## top
module top(
    input logic clock, reset,
    input logic [9:0] inp,
    output logic [9:0] out
);
For scale: about 2,300 cells after synthesis, roughly 48 flip-flops, about 16,000 um^2 of cells after synthesis.
make LEC_CHECK=0 CAP_MARGIN=40 CORE_MARGIN=2 CORE_UTILIZATION=65 CTS_CLUSTER_SIZE=31 HOLD_SLACK_MARGIN=0.3 SETUP_SLACK_MARGIN=-0.39 SLEW_MARGIN=20 finish   # period 5.03 ns
run.sh (not shown) runs the stock make flow with config.mk's settings and CLKGATE_MAP_FILE=.
The first run never finished: it broke off in 5_1_grt with GRT-0116.
Rerun with:
==> flow/config.mk (replaced) <==
export PLATFORM = sky130hd
export DESIGN_NAME = top
export DESIGN_NICKNAME = top
export VERILOG_FILES = /design/flow/design.v
export SDC_FILE = /design/flow/constraint.sdc
export NUM_CORES = 4
export LEC_CHECK = 0
export ABC_AREA = 0
export CAP_MARGIN = 20
export CELL_PAD_IN_SITES_DETAIL_PLACEMENT = 1
export CORE_MARGIN = 5
export CORE_UTILIZATION = 47
export CTS_CLUSTER_DIAMETER = 46
export CTS_CLUSTER_SIZE = 55
export GPL_TIMING_DRIVEN = 0
export HOLD_SLACK_MARGIN = 0.21
export PLACE_DENSITY_LB_ADDON = 0.21
export SETUP_SLACK_MARGIN = 0.06
export SLEW_MARGIN = 5
export TNS_END_PERCENT = 50
==> flow/constraint.sdc (replaced) <==
create_clock -name core_clock -period 8.72 [get_ports {clock}]
set_input_delay 1.7440 -clock core_clock [delete_from_list [all_inputs] [get_ports {clock}]]
set_output_delay 1.7440 -clock core_clock [all_outputs]
set_load 0.01 [all_outputs]
=> The changed run finished with setup timing left. Die size rises by about 46%. Synthesized cell count stays the same. Synthesized area stays the same.

* * *

## build 98
Starting RTL as in the previous note.
Settings: LEC_CHECK=0, CAP_MARGIN=20, CORE_MARGIN=2, CORE_UTILIZATION=72, CTS_CLUSTER_SIZE=50, PLACE_DENSITY=0.76, SLEW_MARGIN=20; clock period 7.84 ns.
The flow completed for build 98, but it is not clean: the layout still shows setup timing.
--- input diff build 98..build 28 ---
- a deleted PLACE_DENSITY that had been 0.76
- an added SETUP_SLACK_MARGIN of 1.53
- a change of CORE_UTILIZATION from 72 to 64
- a deleted CTS_CLUSTER_SIZE that had been 50
- a change of the clock period (ns, I/O delays scaled along) from 7.84 to 5.59
Looking at build 28 and build 98, the sequential area share after synthesis is a wash.
Build 28 vs. build 98: count of placed standard cells including taps picked up an extra 527, count of cells resized by post-cts repair picked up an extra 122, post-place instance area picked up an extra about 20%, floorplan die height picked up an extra about 6%.
Worst setup slack after placement (higher): build 98
Build 98 ran in full, but the layout does not pass; the checks complain about setup timing.
The flow ended early for build 28: it failed with a tool error in 5_1_grt.
Going from build 98 to build 28, x dimension of the die moved up; area enclosed by the die boundary moved up; net count of the mapped netlist level; post-synth area from yosys stat level; cell total in the yosys stat output level.
Relative to build 28, the following input files were edited for build 10:
- CELL_PAD_IN_SITES_DETAIL_PLACEMENT newly set to 1
- PLACE_DENSITY_LB_ADDON newly set to 0.04
- GPL_ROUTABILITY_DRIVEN newly set to 0
- SLEW_MARGIN changed from 20 to 10
- SETUP_SLACK_MARGIN removed (was 1.53)
- CORE_UTILIZATION changed from 64 to 36
- ABC_AREA newly set to 0
- CORE_MARGIN changed from 2 to 5
- CAP_MARGIN changed from 20 to 25
- CELL_PAD_IN_SITES_GLOBAL_PLACEMENT newly set to 0
- MIN_ROUTING_LAYER newly set to met1
- HOLD_SLACK_MARGIN newly set to 0.07
- CTS_CLUSTER_DIAMETER newly set to 77
- GPL_TIMING_DRIVEN newly set to 0
- the clock period (ns, I/O delays scaled along) changed from 5.59 to 5.74
### Flow results
The flow for build 10 finished, though final verification flagged setup timing.
The final reports for build 10 and build 28 show post-cts resize count higher in the former.
Taking build 28 as 1.0, build 10 lands at 1.4 on overall die height.
Summary — die outline width, build 10 relative to build 28: higher, by about 36%.
Standard cell area after detailed placement down 19% in build 10 wrt build 28
Post-synthesis xor/xnor area fraction of build 28 is on par with build 10.
Modified inputs, build 54 compared to build 10
- CTS_CLUSTER_DIAMETER no longer set, was 77
- ABC_AREA no longer set, was 0
- HOLD_SLACK_MARGIN no longer set, was 0.07
- GPL_ROUTABILITY_DRIVEN no longer set, was 0
- GPL_TIMING_DRIVEN no longer set, was 0
- CORE_MARGIN now 2, was 5
- CAP_MARGIN now 20, was 25
- CORE_UTILIZATION now 57, was 36
- SLEW_MARGIN now 20, was 10
- CELL_PAD_IN_SITES_DETAIL_PLACEMENT no longer set, was 1
- PLACE_DENSITY_LB_ADDON no longer set, was 0.04
- CELL_PAD_IN_SITES_GLOBAL_PLACEMENT no longer set, was 0
- SETUP_SLACK_MARGIN now 1.79, previously not set
- MIN_ROUTING_LAYER no longer set, was met1
- the clock period (ns, I/O delays scaled along) now 6.45, was 5.74
Notes after the runs:
- Every stage of build 54 finished as expected; the final checks, on the other hand, flagged setup timing, which means the layout fails.
- Run comparison: build 54 uppermost signal routing layer after detailed routing met4; build 10 uppermost signal routing layer after detailed routing met5
- Changes observed in build 54 relative to build 10: floorplan die height shrank by about 22%.
What build 88 does differently from build 54 at the input level:
- a change of CORE_UTILIZATION from 57 to 40
- a deleted SETUP_SLACK_MARGIN that had been 1.79
- a change of the clock period (ns, I/O delays scaled along) from 6.45 to 6.75
### Flow results
Higher fraction of the cycle the final worst path needs was reported by build 54, not build 88. Delta (build 88 minus build 54): net count reported at finish increased by about 0.5% relative to the old numbers, first-pass GRT wire length decreased by about 1.2% relative to the old numbers. The flow for build 88 finished, though final verification flagged setup timing.
Modified inputs, build 50 compared to build 88
- CELL_PAD_IN_SITES_DETAIL_PLACEMENT: unset -> 1
- GPL_ROUTABILITY_DRIVEN: unset -> 1
- CTS_CLUSTER_DIAMETER: unset -> 359
- SETUP_SLACK_MARGIN: unset -> 1.65
- GPL_TIMING_DRIVEN: unset -> 0
- MIN_ROUTING_LAYER: unset -> met1
- SLEW_MARGIN: 20 -> 10
- CORE_MARGIN: 2 -> 8
- TNS_END_PERCENT: unset -> 25
- CORE_UTILIZATION: 40 -> 66
- CELL_PAD_IN_SITES_GLOBAL_PLACEMENT: unset -> 0
- PLACE_DENSITY: unset -> 0.6
- MAX_ROUTING_LAYER: unset -> met5
- CAP_MARGIN: 20 -> 15
- ABC_AREA: unset -> 1
- the clock period (ns, I/O delays scaled along): 6.75 -> 5.99
--- outcome ---
- Compared with build 88, synthesized area in build 50 decreased by a few percent.
- The core region area reported for build 50 is smaller than that of build 88 by about 43%.
- Build 50 vs build 88, die height went down by 18%.
- Build 50 never completed, since it errored out during 3_5_place_dp.
- Compared with build 88, build 50 shows area of the die that has gone down by more than a quarter.
- Taking build 50 over build 88, the number of cells in Yosys stat ratio works out to 1.13.
- Number of library cell types mapped by synthesis (build 50 over build 88): decrease, about 34%

* * *

top again, from the RTL that the note above started with.
Design top, start of the top module:
module top(
    input logic clock, reset,
    input logic [9:0] inp,
    output logic [9:0] out
);
    logic [15:0] a, b, y;
    logic [3:0] sel;
    logic signal;
    input_16 in1(.clock, .reset, .data_in(inp), .num1(a), .num2(b), .op(sel), .start(signal));
    fpu_16 calc(.a, .b_ori(b), .sel, .y);
    output_16 out1(.clock, .reset, .ans(y), .done_calc(signal), .data_out(out));
endmodule
==> flow/config.mk <==
export PLATFORM = sky130hd
export DESIGN_NAME = top
export DESIGN_NICKNAME = top
export VERILOG_FILES = /design/flow/design.v
export SDC_FILE = /design/flow/constraint.sdc
export NUM_CORES = 4
export LEC_CHECK = 0
export ABC_AREA = 1
export CAP_MARGIN = 20
export CORE_MARGIN = 2
export CORE_UTILIZATION = 16
export GPL_ROUTABILITY_DRIVEN = 1
export SLEW_MARGIN = 20
export TNS_END_PERCENT = 90
==> flow/constraint.sdc <==
create_clock -name core_clock -period 7.14 [get_ports {clock}]
set_input_delay 1.4280 -clock core_clock [delete_from_list [all_inputs] [get_ports {clock}]]
set_output_delay 1.4280 -clock core_clock [all_outputs]
set_load 0.01 [all_outputs]
The starting point ran to the end with violations: setup timing.
==> next run, changes <==
--- a/flow/config.mk
+++ b/flow/config.mk
@@ -8 +7,0 @@
-export ABC_AREA = 1
@@ -11,2 +10,4 @@
-export CORE_UTILIZATION = 16
-export GPL_ROUTABILITY_DRIVEN = 1
+export CORE_UTILIZATION = 69
+export CTS_CLUSTER_SIZE = 50
+export HOLD_SLACK_MARGIN = -0.07
+export PLACE_DENSITY = 0.66
@@ -14 +14,0 @@
-export TNS_END_PERCENT = 90
==> flow/constraint.sdc (replaced) <==
create_clock -name core_clock -period 7.57 [get_ports {clock}]
set_input_delay 1.5140 -clock core_clock [delete_from_list [all_inputs] [get_ports {clock}]]
set_output_delay 1.5140 -clock core_clock [all_outputs]
set_load 0.01 [all_outputs]
What happened: The changed run ran to the end with violations: setup timing. Via count rises by 21%. Count of clock-buffer cells in the layout stays the same. Core utilization climbs by 66 points.
==> next run, changes <==
--- a/flow/config.mk
+++ b/flow/config.mk
@@ -7,0 +8 @@
+export ABC_AREA = 1
@@ -9,4 +10,5 @@
-export CORE_MARGIN = 2
-export CORE_UTILIZATION = 69
-export CTS_CLUSTER_SIZE = 50
-export HOLD_SLACK_MARGIN = -0.07
+export CORE_ASPECT_RATIO = 0.5
+export CORE_MARGIN = 7
+export CORE_UTILIZATION = 70
+export CTS_CLUSTER_DIAMETER = 204
+export CTS_CLUSTER_SIZE = 100
@@ -13,0 +16 @@
+export SETUP_SLACK_MARGIN = -0.12
@@ -14,0 +18 @@
+export TNS_END_PERCENT = 10
==> flow/constraint.sdc (replaced) <==
create_clock -name core_clock -period 8.0 [get_ports {clock}]
set_input_delay 1.6000 -clock core_clock [delete_from_list [all_inputs] [get_ports {clock}]]
set_output_delay 1.6000 -clock core_clock [all_outputs]
set_load 0.01 [all_outputs]
Outcome:
- The new run produced a layout that fails on setup timing
- worst setup slack gets better by 0.57 ns
- wire length came out lower by 16%
- final cell count increases by 3.1%
- clock skew increases by 0.0037 ns
- non-clock buffer count drops by 236
- utilization fell by 8.7 points
- flip-flop count stays the same
- global-route usage drops by 15 points
- clock-buffer cell count came out higher by 1
- sequential share of layout area is higher by 1.1 points
==> next run, changes <==
==> flow/config.mk (replaced) <==
export PLATFORM = sky130hd
export DESIGN_NAME = top
export DESIGN_NICKNAME = top
export VERILOG_FILES = /design/flow/design.v
export SDC_FILE = /design/flow/constraint.sdc
export NUM_CORES = 4
export LEC_CHECK = 0
export CAP_MARGIN = 20
export CORE_MARGIN = 2
export CORE_UTILIZATION = 72
export CTS_CLUSTER_DIAMETER = 28
export CTS_CLUSTER_SIZE = 50
export PLACE_DENSITY = 0.35
export SLEW_MARGIN = 20
==> flow/constraint.sdc (replaced) <==
create_clock -name core_clock -period 7.84 [get_ports {clock}]
set_input_delay 1.5680 -clock core_clock [delete_from_list [all_inputs] [get_ports {clock}]]
set_output_delay 1.5680 -clock core_clock [all_outputs]
set_load 0.01 [all_outputs]
Outcome:
- The new run completed and failed the layout checks on setup timing
- wire length grows by 25%
- cell area grows by 17%
- sequential cell count does not change
- clock skew shrinks by 0.0093 ns
- non-clock buffer count grows by 171
==> next run, changes <==
==> flow/config.mk (replaced) <==
export PLATFORM = sky130hd
export DESIGN_NAME = top
export DESIGN_NICKNAME = top
export VERILOG_FILES = /design/flow/design.v
export SDC_FILE = /design/flow/constraint.sdc
export NUM_CORES = 4
export LEC_CHECK = 0
export ABC_AREA = 0
export CAP_MARGIN = 25
export CELL_PAD_IN_SITES_DETAIL_PLACEMENT = 0
export CELL_PAD_IN_SITES_GLOBAL_PLACEMENT = 0
export CORE_MARGIN = 2
export CORE_UTILIZATION = 68
export CTS_CLUSTER_DIAMETER = 251
export CTS_CLUSTER_SIZE = 75
export GPL_ROUTABILITY_DRIVEN = 0
export GPL_TIMING_DRIVEN = 1
export HOLD_SLACK_MARGIN = 0.07
export MIN_ROUTING_LAYER = met1
export PLACE_DENSITY_LB_ADDON = 0.04
export SLEW_MARGIN = 10
export TNS_END_PERCENT = 55
==> flow/constraint.sdc (replaced) <==
create_clock -name core_clock -period 7.83 [get_ports {clock}]
set_input_delay 1.5660 -clock core_clock [delete_from_list [all_inputs] [get_ports {clock}]]
set_output_delay 1.5660 -clock core_clock [all_outputs]
set_load 0.01 [all_outputs]
The changed run completed, yet does not pass: setup timing; sequential share of layout area increases by 0.11 points; non-clock buffer count went down by 18; wire length goes down by roughly a tenth; final area came out lower slightly; final cell count is higher slightly; maximum frequency went up by a few percent; clock skew climbs by 0.0046 ns; hold slack is worse by 0.028 ns; worst setup slack is better by 0.29 ns; global-route usage falls by 5.8 points.
